==> inputs of wip/maple <==
==> flow/design.v <==
module half_adder(a, b, sum, carry);
	input a, b;
	output sum, carry;
	assign sum = a^b;
	assign carry = a&b;
endmodule
module add4b(a,b,sum);
	input [3:0] a,b;
	output [3:0] sum;
	wire [3:0] sum;
	assign sum = a + b;
endmodule
module add6b(a, b, sum);
	input [5:0] a,b;
	output [5:0] sum;
	wire [5:0] sum;
	assign sum = a + b;
endmodule
module add8b(a,b,sum);
	input [7:0] a,b;
	output [7:0] sum;
	wire [7:0] sum;
	assign sum = a + b;
endmodule
module add12b(a,b,sum);
	input [11:0] a,b;
	output [11:0] sum;
	wire [11:0] sum;
	assign sum = a + b;
endmodule
module add16b(a,b,sum);
	input [15:0] a,b;
	output [15:0] sum;
	wire [15:0] sum;
	assign sum = a + b;
endmodule
module add24b(a,b,sum);
	input [23:0] a,b;
	output [23:0] sum;
	wire [23:0] sum;
	assign sum = a + b;
endmodule
module add32b(a,b,sum);
	input [31:0] a,b;
	output [31:0] sum;
	wire [31:0] sum;
	assign sum = a + b;
endmodule
module add48b (
    input [47:0] a,
    input [47:0] b,
    output [47:0] sum
);
    assign sum = a + b;
endmodule
module vedic_multiplier_2x2(a, b, result_2x2);
	input[1:0] a, b;
	output[3:0] result_2x2;
	wire[3:0] temp;
	assign result_2x2[0] = a[0] & b[0];
	assign temp[0] = a[0] & b[1];
	assign temp[1] = a[1] & b[0];
	assign temp[2] = a[1] & b[1];
	half_adder h1(temp[0], temp[1], result_2x2[1], temp[3]);
	half_adder h2(temp[2], temp[3], result_2x2[2], result_2x2[3]);
endmodule
module vedic_multiplier_4x4(a, b, result_4x4);
	input[3:0] a, b;
	output[7:0] result_4x4;
	wire[3:0] q0, q1, q2, q3, w0, w1;
	wire[5:0] w2, w3, w4, w5, w6;
	vedic_multiplier_2x2 v2_0(a[1:0], b[1:0], q0[3:0]);
	vedic_multiplier_2x2 v2_1(a[1:0], b[3:2], q1[3:0]);
	vedic_multiplier_2x2 v2_2(a[3:2], b[1:0], q2[3:0]);
	vedic_multiplier_2x2 v2_3(a[3:2], b[3:2], q3[3:0]);
	assign w0[3:0] = {2'b0, q0[3:2]};
	add4b a4_0(w0[3:0], q1[3:0], w1[3:0]);
	assign w2 = {2'b0, q2[3:0]};
	assign w3 = {q3[3:0], 2'b0};
	add6b a6_0(w2, w3, w4);
	assign w5 = {2'b0, w1[3:0]};
	add6b a6_1(w4, w5, w6);
	assign result_4x4[7:2] = w6[5:0];
	assign result_4x4[1:0] = q0[1:0];
endmodule
module vedic_multiplier_8x8(a, b, result_8x8);
	input[7:0] a, b;
	output[15:0] result_8x8;
	wire[15:0] q0, q1, q2, q3;
	wire[7:0] w0, w1;
	wire[11:0] w2, w3, w4, w5, w6;
	vedic_multiplier_4x4 v4_0(a[3:0], b[3:0], q0[15:0]);
	vedic_multiplier_4x4 v4_1(a[3:0], b[7:4], q1[15:0]);
	vedic_multiplier_4x4 v4_2(a[7:4], b[3:0], q2[15:0]);
	vedic_multiplier_4x4 v4_3(a[7:4], b[7:4], q3[15:0]);
   assign w0[7:0] = {4'b0, q0[7:4]};
	add8b a8_0(w0, q1, w1);
	assign w2 = {4'b0, q2[7:0]};
	assign w3 = {q3[7:0], 4'b0};
	add12b a12_0(w2, w3, w4);
	assign w5 = {4'b0, w1[7:0]};
	add12b a12_1(w4, w5, w6);
	assign result_8x8[15:4] = w6[11:0];
	assign result_8x8[3:0] = q0[3:0];
endmodule
module vedic_multiplier_16x16(a, b, result_16x16);
	input[15:0] a, b;
	output[31:0] result_16x16;
	wire[15:0] q0, q1, q2, q3;
	wire[15:0] w0, w1;
	wire[23:0] w2, w3, w4, w5, w6;
	vedic_multiplier_8x8 v8_0(a[7:0], b[7:0], q0[15:0]);
	vedic_multiplier_8x8 v8_1(a[7:0], b[15:8], q1[15:0]);
	vedic_multiplier_8x8 v8_2(a[15:8], b[7:0], q2[15:0]);
	vedic_multiplier_8x8 v8_3(a[15:8], b[15:8], q3[15:0]);
   assign w0[15:0] = {8'b0, q0[15:8]};
	add16b a16_0(w0, q1, w1);
	assign w2 = {8'b0, q2[15:0]};
	assign w3 = {q3[15:0], 8'b0};
	add24b a24_0(w2, w3, w4);
	assign w5 = {8'b0, w1[15:0]};
	add24b a24_1(w4, w5, w6);
	assign result_16x16[31:8] = w6[23:0];
	assign result_16x16[7:0] = q0[7:0];
endmodule
module vedic_multiplier_32x32_pipelined(
    input clk,
    input [31:0] a, b,
    output reg [63:0] result_32x32
);
    wire [31:0] q0, q1, q2, q3;
    reg [31:0] q0_reg, q1_reg, q2_reg, q3_reg;
    reg [31:0] w1_reg;
    reg [47:0] w2, w3, w4_reg, w5_reg, w6_reg;
    reg [15:0] lo_d1, lo_d2, lo_d3;
    vedic_multiplier_16x16 v16_0(.a(a[15:0]), .b(b[15:0]), .result_16x16(q0));
    vedic_multiplier_16x16 v16_1(.a(a[15:0]), .b(b[31:16]), .result_16x16(q1));
    vedic_multiplier_16x16 v16_2(.a(a[31:16]), .b(b[15:0]), .result_16x16(q2));
    vedic_multiplier_16x16 v16_3(.a(a[31:16]), .b(b[31:16]), .result_16x16(q3));
    always @(posedge clk) begin
        q0_reg <= q0;
        q1_reg <= q1;
        q2_reg <= q2;
        q3_reg <= q3;
    end
    always @(posedge clk) begin
        w1_reg <= {16'b0, q0_reg[31:16]} + q1_reg;
    end
    always @(posedge clk) begin
        w2 <= {16'b0, q2_reg};
        w3 <= {q3_reg, 16'b0};
        w4_reg <= w2 + w3;
    end
    always @(posedge clk) begin
        w5_reg <= {16'b0, w1_reg};
        w6_reg <= w4_reg + w5_reg;
    end
    always @(posedge clk) begin
        lo_d1 <= q0_reg[15:0];
        lo_d2 <= lo_d1;
        lo_d3 <= lo_d2;
    end
	 always @(posedge clk) begin
	     result_32x32[63:16] <= w6_reg;
        result_32x32[15:0] <= lo_d3;
	 end 
endmodule
==> flow/run.sh <==
#!/bin/bash
# the make line also repeats each setting of config.mk as NAME=value (left out here)
make -C /OpenROAD-flow-scripts/flow DESIGN_CONFIG=/design/flow/config.mk WORK_HOME=/design/flow/orfs CLKGATE_MAP_FILE= finish
==> flow/config.mk <==
export PLATFORM = sky130hd
export DESIGN_NAME = vedic_multiplier_32x32_pipelined
export DESIGN_NICKNAME = vedic_multiplier_32x32_pipelined
export VERILOG_FILES = /design/flow/design.v
export SDC_FILE = /design/flow/constraint.sdc
export NUM_CORES = 4
export LEC_CHECK = 0
export CAP_MARGIN = 20
export CELL_PAD_IN_SITES_DETAIL_PLACEMENT = 0
export CORE_MARGIN = 2
export CORE_UTILIZATION = 60
export GPL_ROUTABILITY_DRIVEN = 1
export HOLD_SLACK_MARGIN = -0.08
export PLACE_DENSITY_LB_ADDON = 0.29
export SLEW_MARGIN = 20
==> flow/constraint.sdc <==
create_clock -name core_clock -period 10.2 [get_ports {clk}]
set_input_delay 2.0400 -clock core_clock [delete_from_list [all_inputs] [get_ports {clk}]]
set_output_delay 2.0400 -clock core_clock [all_outputs]
set_load 0.01 [all_outputs]
==> wip/umber: changes against wip/maple <==
Settings changed: CAP_MARGIN 20 to 40, CELL_PAD_IN_SITES_DETAIL_PLACEMENT 0 to not set, CORE_UTILIZATION 60 to 72, CTS_CLUSTER_SIZE set to 42, GPL_ROUTABILITY_DRIVEN 1 to not set, HOLD_SLACK_MARGIN -0.08 to 0.27, PLACE_DENSITY_LB_ADDON 0.29 to 0.01, SETUP_SLACK_MARGIN set to 2.65.
==> flow/constraint.sdc (replaced) <==
create_clock -name core_clock -period 8.97 [get_ports {clk}]
set_input_delay 1.7940 -clock core_clock [delete_from_list [all_inputs] [get_ports {clk}]]
set_output_delay 1.7940 -clock core_clock [all_outputs]
set_load 0.01 [all_outputs]
==> wip/cedar: changes against wip/maple <==
Settings changed: CAP_MARGIN 20 to 15, CORE_UTILIZATION 60 to 72, CTS_CLUSTER_SIZE set to 32, PLACE_DENSITY set to 0.66, PLACE_DENSITY_LB_ADDON 0.29 to not set, SETUP_SLACK_MARGIN set to 2.56, TNS_END_PERCENT set to 5.
==> flow/constraint.sdc (replaced) <==
create_clock -name core_clock -period 8.94 [get_ports {clk}]
set_input_delay 1.7880 -clock core_clock [delete_from_list [all_inputs] [get_ports {clk}]]
set_output_delay 1.7880 -clock core_clock [all_outputs]
set_load 0.01 [all_outputs]
==> results_slide.txt <==
Run Summary

Timing
  – Final setup margin: -0.225 ns
  – Setup violators final: 6

CTS
  – Resize count post-CTS: 135

Global routing
  – All-Layer GR Usage: 28.5%

Outcome
  – Violated Checks: setup timing
  – Status: finished with violations
The numbers above come from wip/maple.

==> results_slide.txt <==
Run Summary

Timing
  – Setup violators final: 66
  – Final setup margin: -1.21 ns

Finish
  – Clock network share of area: 2.24%
  – Clkbuf count: 64

CTS
  – Resize count post-CTS: 238
  – Clock transition at path regs: 0.07 ns

Outcome
  – Status: finished with violations
  – Violated Checks: setup timing

Critical path
  – Crit Path Max Fanout: 7

Global routing
  – All-Layer GR Usage: 37.7%
The numbers above come from wip/cedar.

==> results_slide.txt <==
Run Summary

CTS
  – Resize count post-CTS: about 300
  – Hold-fix buffer count after cts: 0

Finish
  – Comb gate area: 53,400 µm²

Global routing
  – All-Layer GR Usage: around two fifths

Critical path
  – Startpoint Class: input port

Outcome
  – Status: finished with violations
  – Violated Checks: setup timing

Timing
  – Final setup margin: -2.57 ns
  – Setup violators final: 81
The numbers above come from wip/umber.

